== run A ==
==> flow/design.v <==
module pe (
    input clk, en,
    input      [7:0] a, b,
    output reg [15:0] out
);
    always @(posedge clk) begin
        if (en) begin
            out <= a*b;
        end else begin  
            out <= 0;
        end
    end
endmodule
module cu_engine (
    input  clk, nrst,
    input  [71:0] filter, 
    input  [23:0] data_in,
    input  [ 8:0] pe_en_ctrl,
    output [15:0] pe_out
);
    reg [23:0] dff [0:1];
    wire [143:0] psum;
    pe pe00 (.clk(clk), .en(pe_en_ctrl[0]), .a(data_in[ 7: 0]), .b(filter[ 7: 0]), .out(psum[15: 0]));
    pe pe10 (.clk(clk), .en(pe_en_ctrl[1]), .a(data_in[15: 8]), .b(filter[15: 8]), .out(psum[31:16]));
    pe pe20 (.clk(clk), .en(pe_en_ctrl[2]), .a(data_in[23:16]), .b(filter[23:16]), .out(psum[47:32]));
    pe pe01 (.clk(clk), .en(pe_en_ctrl[3]), .a(dff[0][ 7: 0]), .b(filter[31:24]), .out(psum[63:48]));
    pe pe11 (.clk(clk), .en(pe_en_ctrl[4]), .a(dff[0][15: 8]), .b(filter[39:32]), .out(psum[79:64]));
    pe pe21 (.clk(clk), .en(pe_en_ctrl[5]), .a(dff[0][23:16]), .b(filter[47:40]), .out(psum[95:80]));
    pe pe02 (.clk(clk), .en(pe_en_ctrl[6]), .a(dff[1][ 7: 0]), .b(filter[55:48]), .out(psum[111: 96]));
    pe pe12 (.clk(clk), .en(pe_en_ctrl[7]), .a(dff[1][15: 8]), .b(filter[63:56]), .out(psum[127:112]));
    pe pe22 (.clk(clk), .en(pe_en_ctrl[8]), .a(dff[1][23:16]), .b(filter[71:64]), .out(psum[143:128]));
    always @(posedge clk) begin
        if (!nrst) begin
            dff[0] <= 0;
            dff[1] <= 0;
        end else begin
            dff[0] <= data_in;
            dff[1] <= dff[0]; 
        end
    end
    assign pe_out = psum[15:0] + psum[31:16] + psum[47:32] + psum[63:48] + psum[79:64] + psum[95:80] + psum[111:96] + psum[127:112] + psum[143:128];
endmodule
==> flow/config.mk <==
export PLATFORM = sky130hd
export DESIGN_NAME = cu_engine
export DESIGN_NICKNAME = cu_engine
export VERILOG_FILES = /design/flow/design.v
export SDC_FILE = /design/flow/constraint.sdc
export NUM_CORES = 4
export LEC_CHECK = 0
export ABC_AREA = 1
export CAP_MARGIN = 0
export CORE_MARGIN = 2
export CORE_UTILIZATION = 72
export CTS_CLUSTER_SIZE = 11
export GPL_ROUTABILITY_DRIVEN = 0
export HOLD_SLACK_MARGIN = 0.29
export SLEW_MARGIN = 20
export TNS_END_PERCENT = 10
==> flow/constraint.sdc <==
create_clock -name core_clock -period 3.7 [get_ports {clk}]
set_input_delay 0.7400 -clock core_clock [delete_from_list [all_inputs] [get_ports {clk}]]
set_output_delay 0.7400 -clock core_clock [all_outputs]
set_load 0.01 [all_outputs]
run.sh (not shown) runs the stock make flow with config.mk's settings and CLKGATE_MAP_FILE=.
Although it ran to completion, run A produced a layout that fails the final checks because of negative setup slack.
Edits applied to the flow inputs when going from run A to run B:
==> flow/config.mk <==
export PLATFORM = sky130hd
export DESIGN_NAME = cu_engine
export DESIGN_NICKNAME = cu_engine
export VERILOG_FILES = /design/flow/design.v
export SDC_FILE = /design/flow/constraint.sdc
export NUM_CORES = 4
export LEC_CHECK = 0
export ABC_AREA = 1
export CAP_MARGIN = 20
export CORE_MARGIN = 2
export CORE_UTILIZATION = 68
export PLACE_DENSITY = 0.36
export SLEW_MARGIN = 20
==> flow/constraint.sdc <==
create_clock -name core_clock -period 6.8 [get_ports {clk}]
set_input_delay 1.3600 -clock core_clock [delete_from_list [all_inputs] [get_ports {clk}]]
set_output_delay 1.3600 -clock core_clock [all_outputs]
set_load 0.01 [all_outputs]
Notes after the runs:
Run B went all the way through the flow, and no timing, DRC or antenna check failed.
In run B relative to run A, number of fill cells had gone up by more than half.
Going from run A to run B, first-iteration DRC count has decreased, number of antenna violations at the first check in global routing dropped 5.
Looking at worst setup path endpoint, the pe_out[9] result is from run A; the pe_out[13] one comes from run B.
Input changes introduced in run C (baseline for comparison: run B):
diff --git a/flow/config.mk b/flow/config.mk
--- a/flow/config.mk
+++ b/flow/config.mk
@@ -10,4 +10,7 @@
 export CORE_MARGIN = 2
-export CORE_UTILIZATION = 68
+export CORE_UTILIZATION = 72
+export CTS_CLUSTER_SIZE = 100
 export PLACE_DENSITY = 0.36
+export SETUP_SLACK_MARGIN = 1.22
 export SLEW_MARGIN = 20
+export TNS_END_PERCENT = 5
==> flow/constraint.sdc <==
create_clock -name core_clock -period 4.39 [get_ports {clk}]
set_input_delay 0.8780 -clock core_clock [delete_from_list [all_inputs] [get_ports {clk}]]
set_output_delay 0.8780 -clock core_clock [all_outputs]
set_load 0.01 [all_outputs]
Results
Completing all stages was not enough for run C: its layout failed the final checks because of negative setup slack. Row combinational share of power: run C higher / run B lower. Run C vs. run B: portion of the layout cell area used by non-clock buffers went up by 7.2 points. Compare run C and run B | number of vias in the routed layout higher: run C. Run C vs run B, wire length of the first global-routing pass went up by 25%. Taking run B over run C, the design area ratio works out to 0.869. For run B, the launching element of the worst setup path was pe00.out[10], unlike run C, where it was pe01.out[7].

========
// cu_engine: RTL as listed in full above, without the edits since
==> flow/config.mk <==
export PLATFORM = sky130hd
export DESIGN_NAME = cu_engine
export DESIGN_NICKNAME = cu_engine
export VERILOG_FILES = /design/flow/design.v
export SDC_FILE = /design/flow/constraint.sdc
export NUM_CORES = 4
export LEC_CHECK = 0
export CAP_MARGIN = 20
export CORE_MARGIN = 2
export CORE_UTILIZATION = 65
export MAX_ROUTING_LAYER = met4
export SLEW_MARGIN = 20
==> flow/constraint.sdc <==
create_clock -name core_clock -period 5.19 [get_ports {clk}]
set_input_delay 1.0380 -clock core_clock [delete_from_list [all_inputs] [get_ports {clk}]]
set_output_delay 1.0380 -clock core_clock [all_outputs]
set_load 0.01 [all_outputs]
The baseline finished with setup timing left.
Edit:
--- a/flow/config.mk
+++ b/flow/config.mk
@@ -9,4 +9,8 @@
 export CORE_MARGIN = 2
-export CORE_UTILIZATION = 65
+export CORE_UTILIZATION = 72
+export CTS_CLUSTER_DIAMETER = 202
+export CTS_CLUSTER_SIZE = 41
 export MAX_ROUTING_LAYER = met4
+export PLACE_DENSITY = 0.66
+export SETUP_SLACK_MARGIN = 0.4
 export SLEW_MARGIN = 20
What happened: The changed run produced a layout that fails on setup timing; die size fell by 9.5%; non-clock buffer count rose by 10; global-route usage goes up by 5.9 points; final area rises by 1.8%; clock power hardly moves; core utilization rises by 10 points; worst hold slack improves by 0.0092 ns; total power came out higher by 3.8%; flip-flop count is unchanged; routed wire length came out higher by about 11%.
Edit:
==> flow/config.mk (replaced) <==
export PLATFORM = sky130hd
export DESIGN_NAME = cu_engine
export DESIGN_NICKNAME = cu_engine
export VERILOG_FILES = /design/flow/design.v
export SDC_FILE = /design/flow/constraint.sdc
export NUM_CORES = 4
export LEC_CHECK = 0
export CAP_MARGIN = 20
export CORE_MARGIN = 2
export CORE_UTILIZATION = 66
export SLEW_MARGIN = 20
==> flow/constraint.sdc (replaced) <==
create_clock -name core_clock -period 5.08 [get_ports {clk}]
set_input_delay 1.0160 -clock core_clock [delete_from_list [all_inputs] [get_ports {clk}]]
set_output_delay 1.0160 -clock core_clock [all_outputs]
set_load 0.01 [all_outputs]
What happened: The changed run reached the layout checks and failed them: setup timing; final area falls slightly; combinational power barely changes; global-route usage falls by 5.9 points; clock skew hardly moves; final cell count rises by a few percent.
Edit:
--- a/flow/config.mk
+++ b/flow/config.mk
@@ -9,3 +9,3 @@
 export CORE_MARGIN = 2
-export CORE_UTILIZATION = 66
+export CORE_UTILIZATION = 44
 export SLEW_MARGIN = 20
==> flow/constraint.sdc (replaced) <==
create_clock -name core_clock -period 6.07 [get_ports {clk}]
set_input_delay 1.2140 -clock core_clock [delete_from_list [all_inputs] [get_ports {clk}]]
set_output_delay 1.2140 -clock core_clock [all_outputs]
set_load 0.01 [all_outputs]
Now the flow completed with no timing, DRC or antenna violations.
Setup slack gains 0.74 ns.
Sequential share of layout area climbs by 0.73 points.
Total power drops by 28%.
Cell area drops by 5.7%.
Via count drops by 6.7%.
First-iteration DRC count drops by 8.7%.
Area after synthesis stays the same.
Wire length drops by 1.8%.
Global-route usage drops by 10 points.
Edit:
--- a/flow/config.mk
+++ b/flow/config.mk
@@ -9,3 +9,6 @@
 export CORE_MARGIN = 2
-export CORE_UTILIZATION = 44
+export CORE_UTILIZATION = 40
+export CTS_CLUSTER_DIAMETER = 334
+export CTS_CLUSTER_SIZE = 98
 export SLEW_MARGIN = 20
+export TNS_END_PERCENT = 35
==> flow/constraint.sdc (replaced) <==
create_clock -name core_clock -period 6.2 [get_ports {clk}]
set_input_delay 1.2400 -clock core_clock [delete_from_list [all_inputs] [get_ports {clk}]]
set_output_delay 1.2400 -clock core_clock [all_outputs]
set_load 0.01 [all_outputs]
Result:
- total power went down by 5.7%
- wire length is about the same
- sequential share of layout area is about the same
No activity file was given, so power comes from the tool's default toggle rates.
